JK:
## vedic_mult8_reg
module vedic_mult8_reg (
  input  wire        clk,
  input  wire [7:0]  a,
  input  wire [7:0]  b,
  output reg  [15:0] p
);
export LEC_CHECK = 0
export ABC_AREA = 0
export CAP_MARGIN = 35
export CORE_MARGIN = 7
export CORE_UTILIZATION = 53
export CTS_CLUSTER_DIAMETER = 331
export CTS_CLUSTER_SIZE = 100
export GPL_ROUTABILITY_DRIVEN = 1
export GPL_TIMING_DRIVEN = 0
export SETUP_SLACK_MARGIN = 0.88
export SLEW_MARGIN = 20
export TNS_END_PERCENT = 35
create_clock -name core_clock -period 3.42 [get_ports {clk}]
run.sh (not shown) runs the stock make flow with config.mk's settings and CLKGATE_MAP_FILE=.
JK -> stages 100% | layout checks FAIL | negative setup slack
Modified inputs, MS compared to JK
# JK
export LEC_CHECK = 0
export ABC_AREA = 0
export CAP_MARGIN = 35
export CORE_MARGIN = 7
export CORE_UTILIZATION = 53
export CTS_CLUSTER_DIAMETER = 331
export CTS_CLUSTER_SIZE = 100
export GPL_ROUTABILITY_DRIVEN = 1
export GPL_TIMING_DRIVEN = 0
export SETUP_SLACK_MARGIN = 0.88
export SLEW_MARGIN = 20
export TNS_END_PERCENT = 35
create_clock -name core_clock -period 3.42 [get_ports {clk}]
# MS
export LEC_CHECK = 0
export CAP_MARGIN = 20
export CORE_MARGIN = 2
export CORE_UTILIZATION = 62
export SLEW_MARGIN = 20
create_clock -name core_clock -period 4.58 [get_ports {clk}]
Results
- Although MS finished all stages, its layout failed final checks on negative setup slack.
- Relative to JK, post-layout period usage of the worst path has decreased by 34 points in MS.
- MS ended up with a lower depth of the worst register-to-register path than JK did.
- Re mean routed wirelength per cell: MS is 3.3 um up on JK.
- Count of cells along the worst hold path for MS: 1 down relative to JK
- For the utilization, MS came in 14 points higher than JK did.
- Non-clock buffer count ended up 34% higher on MS than on JK.
- From JK to MS the numbers moved as follows: post-synthesis to final-layout area growth went up by 3.7 points, clock skew climbed 7.9 ps, sequential cell power dropped about 26%.
- Run comparison: JK timing startpoint of the critical path a_q[3]; MS timing startpoint of the critical path b_q[1]
Modified inputs, AL compared to MS
# MS
export LEC_CHECK = 0
export CAP_MARGIN = 20
export CORE_MARGIN = 2
export CORE_UTILIZATION = 62
export SLEW_MARGIN = 20
create_clock -name core_clock -period 4.58 [get_ports {clk}]
# AL
export LEC_CHECK = 0
export CAP_MARGIN = 20
export CORE_MARGIN = 2
export CORE_UTILIZATION = 21
export SLEW_MARGIN = 20
create_clock -name core_clock -period 4.95 [get_ports {clk}]
## What came out
Comparing AL against MS, there is no change at all in yosys synthesis chip area.
Summary of AL over MS: design area +1.5%; flip-flop count saw little to no change.
Between AL and MS, the vertical die dimension is lower for MS.
The flow for AL finished, though final verification flagged negative setup slack.
Status: power share of the sequential group parity (AL, MS)
Between MS and AL, the flow reports non-clock buffer count decreasing by a little under 10%.
Compared with MS, in AL final weighted congestion in routability-driven placement now sits lower, final critical-path setup slack now sits higher, period utilization now sits lower.
## Diff of input files: TR against AL
# AL
export LEC_CHECK = 0
export CAP_MARGIN = 20
export CORE_MARGIN = 2
export CORE_UTILIZATION = 21
export SLEW_MARGIN = 20
create_clock -name core_clock -period 4.95 [get_ports {clk}]
# TR
export LEC_CHECK = 0
export CAP_MARGIN = 5
export CORE_MARGIN = 2
export CORE_UTILIZATION = 72
export CTS_CLUSTER_SIZE = 15
export SLEW_MARGIN = 20
create_clock -name core_clock -period 2.87 [get_ports {clk}]
Results
TR against AL: proportion of synthesized flip-flops having asynchronous set or reset roughly the same; floorplan-stage core utilization higher; simple-gate share of the synthesized area roughly the same; die span in x lower; synthesized area roughly the same. What the final checks of AL revealed, after a flow that finished every stage, was a layout that fails on negative setup slack. Flow for TR halted at detailed placement, error code DPL-0033. Diff TR..AL | synthesized instance count | unchanged. Between AL and TR, the cell count in the Yosys report does not differ in any meaningful way. Diff TR and AL: height of the chip higher in AL. Reported for TR and AL, number of ports placed on the die boundary turned out identical to the last digit. In the floorplan summary, TR is listed with a die area less than that of AL. TR vs AL — final weighted congestion in routability-driven placement rose about 8%.
What PW does differently from TR at the input level:
# TR
export LEC_CHECK = 0
export CAP_MARGIN = 5
export CORE_MARGIN = 2
export CORE_UTILIZATION = 72
export CTS_CLUSTER_SIZE = 15
export SLEW_MARGIN = 20
create_clock -name core_clock -period 2.87 [get_ports {clk}]
# PW
export LEC_CHECK = 0
export CAP_MARGIN = 20
export CORE_MARGIN = 2
export CORE_UTILIZATION = 57
export SETUP_SLACK_MARGIN = 0.9
export SLEW_MARGIN = 20
create_clock -name core_clock -period 3.41 [get_ports {clk}]
[summary]
In PW the implementation completed, yet the final layout does not meet the checks, the culprit being negative setup slack.
The number of flops mapped to enable cells by yosys was comparable across PW and TR.
[compare] base=TR new=PW: number of distinct library cells after synthesis flat; number of rows created at floorplan up about 13%; synthesized-area fraction occupied by and/or/nand/nor cells flat; core footprint up about 26%.
[diff] die area, PW relative to TR: regression
PW against TR: horizontal die size now larger, placer congestion estimate decreased 0.051, floorplan core density decreased 16 points.
Chip area from the yosys synthesis statistics: PW vs TR identical
PW vs TR — die height rose about 12%.

* * *

== north ==
vedic_mult8_reg again, from the RTL that the note above started with.
export LEC_CHECK = 0
export ABC_AREA = 1
export CAP_MARGIN = 40
export CORE_ASPECT_RATIO = 0.5
export CORE_MARGIN = 2
export CORE_UTILIZATION = 72
export CTS_CLUSTER_DIAMETER = 374
export CTS_CLUSTER_SIZE = 99
export HOLD_SLACK_MARGIN = -0.08
export PLACE_DENSITY = 0.38
export SETUP_SLACK_MARGIN = 0.23
export SLEW_MARGIN = 35
export TNS_END_PERCENT = 15
create_clock -name core_clock -period 2.9 [get_ports {clk}]
north: it failed with a tool error in clock tree synthesis, so there are no final results.
#### Input delta (south over north)
# north
export LEC_CHECK = 0
export ABC_AREA = 1
export CAP_MARGIN = 40
export CORE_ASPECT_RATIO = 0.5
export CORE_MARGIN = 2
export CORE_UTILIZATION = 72
export CTS_CLUSTER_DIAMETER = 374
export CTS_CLUSTER_SIZE = 99
export HOLD_SLACK_MARGIN = -0.08
export PLACE_DENSITY = 0.38
export SETUP_SLACK_MARGIN = 0.23
export SLEW_MARGIN = 35
export TNS_END_PERCENT = 15
create_clock -name core_clock -period 2.9 [get_ports {clk}]
# south
export LEC_CHECK = 0
export CAP_MARGIN = 0
export CORE_MARGIN = 2
export CORE_UTILIZATION = 72
export CTS_CLUSTER_DIAMETER = 95
export SETUP_SLACK_MARGIN = -0.31
export SLEW_MARGIN = 20
create_clock -name core_clock -period 4.66 [get_ports {clk}]
### Flow results
Each of south and north falls short of a clean finish.
north never completed; the flow aborted with a tool error in clock tree synthesis.
south | ERROR | global routing
NOTE: share of the synthesized netlist area taken by xor and xnor gates in south exceeds that of north
Summary: with north as the reference, number of nets produced by synthesis in south moved down by more than 10%.
Taking north as the reference, in south overall die area decreased by about 6% relative to the old numbers; height of the chip increased by 35% relative to the old numbers; register area share after synthesis increased by 1.1 points relative to the old numbers; synthesized cell count decreased by about 24% relative to the old numbers.
Comparing south and north, the higher chip area from the yosys synthesis statistics was measured on north.
### south -> east
# south
export LEC_CHECK = 0
export CAP_MARGIN = 0
export CORE_MARGIN = 2
export CORE_UTILIZATION = 72
export CTS_CLUSTER_DIAMETER = 95
export SETUP_SLACK_MARGIN = -0.31
export SLEW_MARGIN = 20
create_clock -name core_clock -period 4.66 [get_ports {clk}]
# east
export LEC_CHECK = 0
export CAP_MARGIN = 20
export CORE_MARGIN = 2
export CORE_UTILIZATION = 68
export SETUP_SLACK_MARGIN = -0.31
export SLEW_MARGIN = 20
create_clock -name core_clock -period 4.66 [get_ports {clk}]
- Every stage of east finished as expected; the final checks, on the other hand, flagged setup timing, which means the layout fails.
- Number of distinct library cells after synthesis of east is on par with south.
- Total cell area at the placement stage: south vs east, no meaningful difference
- | post-CTS setup buffer count | lower: east |
- For post-synthesis adder-cell area fraction, east and south come out practically identical.
- In the reports for east and south, the larger floorplan core density belongs to south.
- east: placeable core region higher than south
- Number of resized instances in the post-cts repair step (east / south): 0.833
- Between east and south, the total die size is lower for south.
- On final weighted congestion in routability-driven placement: between east and south, it ends up lower for east.
> inputs changed (east -> west)
# east
export LEC_CHECK = 0
export CAP_MARGIN = 20
export CORE_MARGIN = 2
export CORE_UTILIZATION = 68
export SETUP_SLACK_MARGIN = -0.31
export SLEW_MARGIN = 20
create_clock -name core_clock -period 4.66 [get_ports {clk}]
# west
export LEC_CHECK = 0
export CAP_MARGIN = 40
export CORE_MARGIN = 2
export CORE_UTILIZATION = 72
export CTS_CLUSTER_DIAMETER = 97
export SETUP_SLACK_MARGIN = -0.31
export SLEW_MARGIN = 20
create_clock -name core_clock -period 4.66 [get_ports {clk}]
Results
For west, the flow was terminated by a tool error in global routing and produced no final design. Comparing east and west, pre-placement core utilization is lower on east. Final HPWL from detailed placement ends up higher on west. west vs. east: area figure in the yosys stat output level; buffer levels on the longest clock path level; last weighted congestion value of the routability-driven placer moved up. | area of the core region | west vs east | 6.6% lower |. Die outline area: west lower than east.
#### Input delta (middle over west)
# west
export LEC_CHECK = 0
export CAP_MARGIN = 40
export CORE_MARGIN = 2
export CORE_UTILIZATION = 72
export CTS_CLUSTER_DIAMETER = 97
export SETUP_SLACK_MARGIN = -0.31
export SLEW_MARGIN = 20
create_clock -name core_clock -period 4.66 [get_ports {clk}]
# middle
export LEC_CHECK = 0
export CAP_MARGIN = 20
export CORE_MARGIN = 2
export CORE_UTILIZATION = 40
export SLEW_MARGIN = 20
create_clock -name core_clock -period 4.95 [get_ports {clk}]
Findings:
- middle ran to completion and came out clean on the timing, DRC and antenna checks.
- Total placed instance area: middle > west
- NOTE: last weighted congestion value of the routability-driven placer in middle falls short of that of west
- In middle, placeable core area is higher than in west.
- Sort west and middle by height of the chip, descending, and middle comes first.
- Summary: final HPWL from detailed placement, middle better than west
- As far as synthesized cell count goes, middle and west are indistinguishable; the numbers are identical.
- Die size: middle exceeds west
- Measured against middle, the horizontal die dimension of west comes out at 0.76 times the reference value.
- The number of rows in the core area of middle exceeds that of west by about 33%.
- Re number of flops mapped to enable cells by yosys: no difference whatsoever between middle and west.
No activity file was given, so power comes from the tool's default toggle rates.
